==> run Y: inputs <==
==> flow/design.v <==
`timescale 1ns / 1ns
module alu_top(clk, a, b, s, result, zero);
input clk;
input [15:0] a, b;
input [3:0] s;
output reg [15:0] result;
output reg zero;
reg [15:0] a_q, b_q;
reg [3:0] s_q;
wire [15:0] alu_result;
wire alu_zero;
always @(posedge clk) begin
    a_q <= a;
    b_q <= b;
    s_q <= s;
    result <= alu_result;
    zero <= alu_zero;
end
alu u_alu(.a(a_q), .b(b_q), .s(s_q), .result(alu_result), .zero_detection(alu_zero));
endmodule

`timescale 1ns / 1ns
module three_to_one_mux(d0,d1,d2,s,y);
input [15:0] d0, d1, d2;
input [1:0] s;
output [15:0] y;
reg [15:0] y;
always@(d0 or d1 or d2 or s)
begin
case(s)
      2'b00  : y = d0;
      2'b01  : y = d1;
      2'b10  : y = d2;
      default : y = d0; 
endcase
end
endmodule
module rotate_right(n, value, result);
	input [15:0] n, value;
	output reg [15:0] result;
	reg [15:0] temp, temp2;
	always@(*)
	begin
		temp = 16'd0;
		temp2 = 16'd0;
		case(n[3:0])
			0:
				begin
				result = value;
				end
			1:
				begin
				temp = { {15 - 1 + 1{1'b0}}, value[1 - 1: 0] };
				temp2 = value >> 1;
				result = {temp[1 - 1: 0] , temp2[15 - 1: 0]};
				end
			2:
				begin
				temp = { {15 - 2 + 1{1'b0}}, value[2 - 1: 0] };
				temp2 = value >> 2;
				result = {temp[2 - 1: 0] , temp2[15 - 2: 0]};
				end
			3:
				begin
				temp = { {15 - 3 + 1{1'b0}}, value[3 - 1: 0] };
				temp2 = value >> 3;
				result = {temp[3 - 1: 0] , temp2[15 - 3: 0]};
				end
			4:
				begin
				temp = { {15 - 4 + 1{1'b0}}, value[4 - 1: 0] };
				temp2 = value >> 4;
				result = {temp[4 - 1: 0] , temp2[15 - 4: 0]};
				end
			5:
				begin
				temp = { {15 - 5 + 1{1'b0}}, value[5 - 1: 0] };
				temp2 = value >> 5;
				result = {temp[5 - 1: 0] , temp2[15 - 5: 0]};
				end
			6:
				begin
				temp = { {15 - 6 + 1{1'b0}}, value[6 - 1: 0] };
				temp2 = value >> 6;
				result = {temp[6 - 1: 0] , temp2[15 - 6: 0]};
				end
			7:
				begin
				temp = { {15 - 7 + 1{1'b0}}, value[7 - 1: 0] };
				temp2 = value >> 7;
				result = {temp[7 - 1: 0] , temp2[15 - 7: 0]};
				end
			8:
				begin
				temp = { {15 - 8 + 1{1'b0}}, value[8 - 1: 0] };
				temp2 = value >> 8;
				result = {temp[8 - 1: 0] , temp2[15 - 8: 0]};
				end
			9:
				begin
				temp = { {15 - 9 + 1{1'b0}}, value[9 - 1: 0] };
				temp2 = value >> 9;
				result = {temp[9 - 1: 0] , temp2[15 - 9: 0]};
				end
			10:
				begin
				temp = { {15 - 10 + 1{1'b0}}, value[10 - 1: 0] };
				temp2 = value >> 10;
				result = {temp[10 - 1: 0] , temp2[15 - 10: 0]};
				end
			11:
				begin
				temp = { {15 - 11 + 1{1'b0}}, value[11 - 1: 0] };
				temp2 = value >> 11;
				result = {temp[11 - 1: 0] , temp2[15 - 11: 0]};
				end
			12:
				begin
				temp = { {15 - 12 + 1{1'b0}}, value[12 - 1: 0] };
				temp2 = value >> 12;
				result = {temp[12 - 1: 0] , temp2[15 - 12: 0]};
				end
			13:
				begin
				temp = { {15 - 13 + 1{1'b0}}, value[13 - 1: 0] };
				temp2 = value >> 13;
				result = {temp[13 - 1: 0] , temp2[15 - 13: 0]};
				end
			14:
				begin
				temp = { {15 - 14 + 1{1'b0}}, value[14 - 1: 0] };
				temp2 = value >> 14;
				result = {temp[14 - 1: 0] , temp2[15 - 14: 0]};
				end
			15:
				begin
				temp = { {15 - 15 + 1{1'b0}}, value[15 - 1: 0] };
				temp2 = value >> 15;
				result = {temp[15 - 1: 0] , temp2[15 - 15: 0]};
				end
		endcase
	end
endmodule
module rotate_left(n, value, result);
	input [15:0] n, value;
	output reg [15:0] result;
	reg [15:0] temp, temp2;
	always@(*)
	begin
		temp = 16'd0;
		temp2 = 16'd0;
		case(n[3:0])
			0:
				begin
				result = value;
				end
			1:
				begin
				temp = { {15 - 1 + 1{1'b0}}, value[15:15 - 1 + 1] };
				temp2 = value << 1;
				result = {temp2[15:1] , temp[1 - 1:0]};
				end
			2:
				begin
				temp = { {15 - 2 + 1{1'b0}}, value[15:15 - 2 + 1] };
				temp2 = value << 2;
				result = {temp2[15:2] , temp[2 - 1:0]};
				end
			3:
				begin
				temp = { {15 - 3 + 1{1'b0}}, value[15:15 - 3 + 1] };
				temp2 = value << 3;
				result = {temp2[15:3] , temp[3 - 1:0]};
				end
			4:
				begin
				temp = { {15 - 4 + 1{1'b0}}, value[15:15 - 4 + 1] };
				temp2 = value << 4;
				result = {temp2[15:4] , temp[4 - 1:0]};
				end
			5:
				begin
				temp = { {15 - 5 + 1{1'b0}}, value[15:15 - 5 + 1] };
				temp2 = value << 5;
				result = {temp2[15:5] , temp[5 - 1:0]};
				end
			6:
				begin
				temp = { {15 - 6 + 1{1'b0}}, value[15:15 - 6 + 1] };
				temp2 = value << 6;
				result = {temp2[15:6] , temp[6 - 1:0]};
				end
			7:
				begin
				temp = { {15 - 7 + 1{1'b0}}, value[15:15 - 7 + 1] };
				temp2 = value << 7;
				result = {temp2[15:7] , temp[7 - 1:0]};
				end
			8:
				begin
				temp = { {15 - 8 + 1{1'b0}}, value[15:15 - 8 + 1] };
				temp2 = value << 8;
				result = {temp2[15:8] , temp[8 - 1:0]};
				end
			9:
				begin
				temp = { {15 - 9 + 1{1'b0}}, value[15:15 - 9 + 1] };
				temp2 = value << 9;
				result = {temp2[15:9] , temp[9 - 1:0]};
				end
			10:
				begin
				temp = { {15 - 10 + 1{1'b0}}, value[15:15 - 10 + 1] };
				temp2 = value << 10;
				result = {temp2[15:10] , temp[10 - 1:0]};
				end
			11:
				begin
				temp = { {15 - 11 + 1{1'b0}}, value[15:15 - 11 + 1] };
				temp2 = value << 11;
				result = {temp2[15:11] , temp[11 - 1:0]};
				end
			12:
				begin
				temp = { {15 - 12 + 1{1'b0}}, value[15:15 - 12 + 1] };
				temp2 = value << 12;
				result = {temp2[15:12] , temp[12 - 1:0]};
				end
			13:
				begin
				temp = { {15 - 13 + 1{1'b0}}, value[15:15 - 13 + 1] };
				temp2 = value << 13;
				result = {temp2[15:13] , temp[13 - 1:0]};
				end
			14:
				begin
				temp = { {15 - 14 + 1{1'b0}}, value[15:15 - 14 + 1] };
				temp2 = value << 14;
				result = {temp2[15:14] , temp[14 - 1:0]};
				end
			15:
				begin
				temp = { {15 - 15 + 1{1'b0}}, value[15:15 - 15 + 1] };
				temp2 = value << 15;
				result = {temp2[15:15] , temp[15 - 1:0]};
				end
		endcase
	end
endmodule
`timescale 1ns / 1ns
module alu(a,b,s,result,zero_detection);
input [15:0] a, b;
input [3:0] s;
output [15:0] result;
output reg zero_detection;
wire [15:0] rol_result, ror_result;
reg [15:0] other_result;
reg [1:0] mux_select;
wire [15:0] temp_result;
rotate_left rl1(.n(a), .value(b), .result(rol_result));
rotate_right rr1(.n(a), .value(b), .result(ror_result));
three_to_one_mux mux_1(.d0(rol_result),.d1(ror_result),.d2(other_result),.s(mux_select),.y(temp_result));
always@(*)
begin
 other_result = 16'd0;
 mux_select = 2'h2;
 case(s)
      4'b1111: begin other_result = a + b; mux_select = 3'h2;end   
      4'b1110: begin other_result = a - b; mux_select = 3'h2;end  
      4'b1101: begin other_result = a & b; mux_select = 3'h2;end 
      4'b1100: begin other_result = a | b; mux_select = 3'h2;end 
      4'b0001: begin other_result = a * b; mux_select = 3'h2;end
      4'b1100: begin other_result = a / b; mux_select = 3'h2;end
      4'b1010: begin other_result = a<<b; mux_select = 3'h2;end
      4'b1011: begin other_result = a>>b; mux_select = 3'h2;end
      4'b1000:    begin 
                  if (a < b) 
                        begin 
                              other_result = 16'd1; 
                              mux_select = 3'h2; 
                        end
                  else
                        begin
                              other_result = 0;
                              mux_select = 3'h2; 
                        end
                  end 
      4'b1001:    begin 
                  if(a > b) 
                        begin
                              other_result = 16'd1; 
                              mux_select = 3'h2;
                        end
                  else
                        begin
                              other_result = 0;
                              mux_select = 3'h2; 
                        end
                  end
      4'b1001: begin mux_select = 3'h0;end
      4'b1010: begin mux_select = 3'h1; end
      default: ;
endcase      
end 
always@(*)
begin
if(result == 0)
      zero_detection = 1;
else
      zero_detection = 0;
end 
assign result = temp_result;
endmodule
==> flow/run.sh <==
#!/bin/bash
# the make line also repeats each setting of config.mk as NAME=value (left out here)
make -C /OpenROAD-flow-scripts/flow DESIGN_CONFIG=/design/flow/config.mk WORK_HOME=/design/flow/orfs CLKGATE_MAP_FILE= finish
==> flow/config.mk <==
export PLATFORM = sky130hd
export DESIGN_NAME = alu_top
export DESIGN_NICKNAME = alu_top
export VERILOG_FILES = /design/flow/design.v
export SDC_FILE = /design/flow/constraint.sdc
export NUM_CORES = 4
export LEC_CHECK = 0
export CAP_MARGIN = 35
export CORE_ASPECT_RATIO = 0.5
export CORE_MARGIN = 2
export CORE_UTILIZATION = 72
export CTS_CLUSTER_DIAMETER = 30
export CTS_CLUSTER_SIZE = 50
export MAX_ROUTING_LAYER = met4
export SETUP_SLACK_MARGIN = -0.31
export SLEW_MARGIN = 20
==> flow/constraint.sdc <==
create_clock -name core_clock -period 5.34 [get_ports {clk}]
set_input_delay 1.0680 -clock core_clock [delete_from_list [all_inputs] [get_ports {clk}]]
set_output_delay 1.0680 -clock core_clock [all_outputs]
set_load 0.01 [all_outputs]
==> inputs of run C, as changes to run Y <==
==> flow/config.mk (replaced) <==
export PLATFORM = sky130hd
export DESIGN_NAME = alu_top
export DESIGN_NICKNAME = alu_top
export VERILOG_FILES = /design/flow/design.v
export SDC_FILE = /design/flow/constraint.sdc
export NUM_CORES = 4
export LEC_CHECK = 0
export CAP_MARGIN = 30
export CELL_PAD_IN_SITES_DETAIL_PLACEMENT = 2
export CORE_ASPECT_RATIO = 1.55
export CORE_MARGIN = 2
export CORE_UTILIZATION = 52
export CTS_CLUSTER_SIZE = 12
export GPL_ROUTABILITY_DRIVEN = 0
export GPL_TIMING_DRIVEN = 0
export HOLD_SLACK_MARGIN = 0.04
export MAX_ROUTING_LAYER = met4
export MIN_ROUTING_LAYER = met2
export SETUP_SLACK_MARGIN = 0.34
export SLEW_MARGIN = 30
export TNS_END_PERCENT = 70
==> flow/constraint.sdc (replaced) <==
create_clock -name core_clock -period 4.71 [get_ports {clk}]
set_input_delay 0.9420 -clock core_clock [delete_from_list [all_inputs] [get_ports {clk}]]
set_output_delay 0.9420 -clock core_clock [all_outputs]
set_load 0.01 [all_outputs]
==> inputs of run B, as changes to run Y <==
==> flow/config.mk (replaced) <==
export PLATFORM = sky130hd
export DESIGN_NAME = alu_top
export DESIGN_NICKNAME = alu_top
export VERILOG_FILES = /design/flow/design.v
export SDC_FILE = /design/flow/constraint.sdc
export NUM_CORES = 4
export LEC_CHECK = 0
export CAP_MARGIN = 20
export CELL_PAD_IN_SITES_DETAIL_PLACEMENT = 1
export CORE_MARGIN = 2
export CORE_UTILIZATION = 36
export CTS_CLUSTER_DIAMETER = 56
export MAX_ROUTING_LAYER = met4
export PLACE_DENSITY_LB_ADDON = 0.22
export SETUP_SLACK_MARGIN = 3.09
export SLEW_MARGIN = 20
export TNS_END_PERCENT = 20
==> flow/constraint.sdc (replaced) <==
create_clock -name core_clock -period 11.2 [get_ports {clk}]
set_input_delay 2.2400 -clock core_clock [delete_from_list [all_inputs] [get_ports {clk}]]
set_output_delay 2.2400 -clock core_clock [all_outputs]
set_load 0.01 [all_outputs]
==> inputs of run R, as changes to run Y <==
==> flow/config.mk (replaced) <==
export PLATFORM = sky130hd
export DESIGN_NAME = alu_top
export DESIGN_NICKNAME = alu_top
export VERILOG_FILES = /design/flow/design.v
export SDC_FILE = /design/flow/constraint.sdc
export NUM_CORES = 4
export LEC_CHECK = 0
export CAP_MARGIN = 20
export CORE_MARGIN = 2
export CORE_UTILIZATION = 40
export MIN_ROUTING_LAYER = met2
export PLACE_DENSITY = 0.69
export SLEW_MARGIN = 20
==> flow/constraint.sdc (replaced) <==
create_clock -name core_clock -period 8.0 [get_ports {clk}]
set_input_delay 1.6000 -clock core_clock [delete_from_list [all_inputs] [get_ports {clk}]]
set_output_delay 1.6000 -clock core_clock [all_outputs]
set_load 0.01 [all_outputs]
==> comparison table <==
| quantity | run B | run R | run C | run Y |
|---|---|---|---|---|
| Status | timing/DRC/antenna clean | timing/DRC/antenna clean | did not finish | did not finish |
| Failing step | - | - | detailed placement | global routing |
| Slowest stage cell, crit path | sky130_fd_sc_hd__clkinv_1 | sky130_fd_sc_hd__dfxtp_1 | - | - |
| Hold WS | 761 ps | 858 ps | - | - |
| Vias after detailed routing | 8,258 | 11.4k | - | - |
| Top power group | combinational logic | combinational logic | - | - |
| Kind of path behind the tightest hold check | register to register | register to register | - | - |
| Detailed Routing Iterations Pass 1 | 5 | 34 | - | - |
| Actual transition at the worst max-transition pin | 734 ps | 807 ps | - | - |
| Hold path start | b_q[4]$_DFF_P_ | s_q[0]$_DFF_P_ | - | - |
| Clock-cell share of area | 1.63% | 1.66% | - | - |
| Critical path capture point | zero$_DFF_P_ | zero$_DFF_P_ | - | - |
| Combinational fraction of the cell area | 70.4% | 70.6% | - | - |
| Cell count after placement | 1,424 | 1,382 | - | 1,378 |
| Power Density | 178 mW/mm2 | 260 mW/mm2 | - | - |
| Capturing element type of the critical path | register | register | - | - |
| Power dissipated in sequential cells | 0.229 mW | 0.330 mW | - | - |
| Post-synthesis to final-layout area growth | 10.7% | 10.3% | - | - |
| Comb gates | 817 | 817 | - | - |
| Startpoint types | register | register | - | - |
Power and IR drop assume default switching activity.
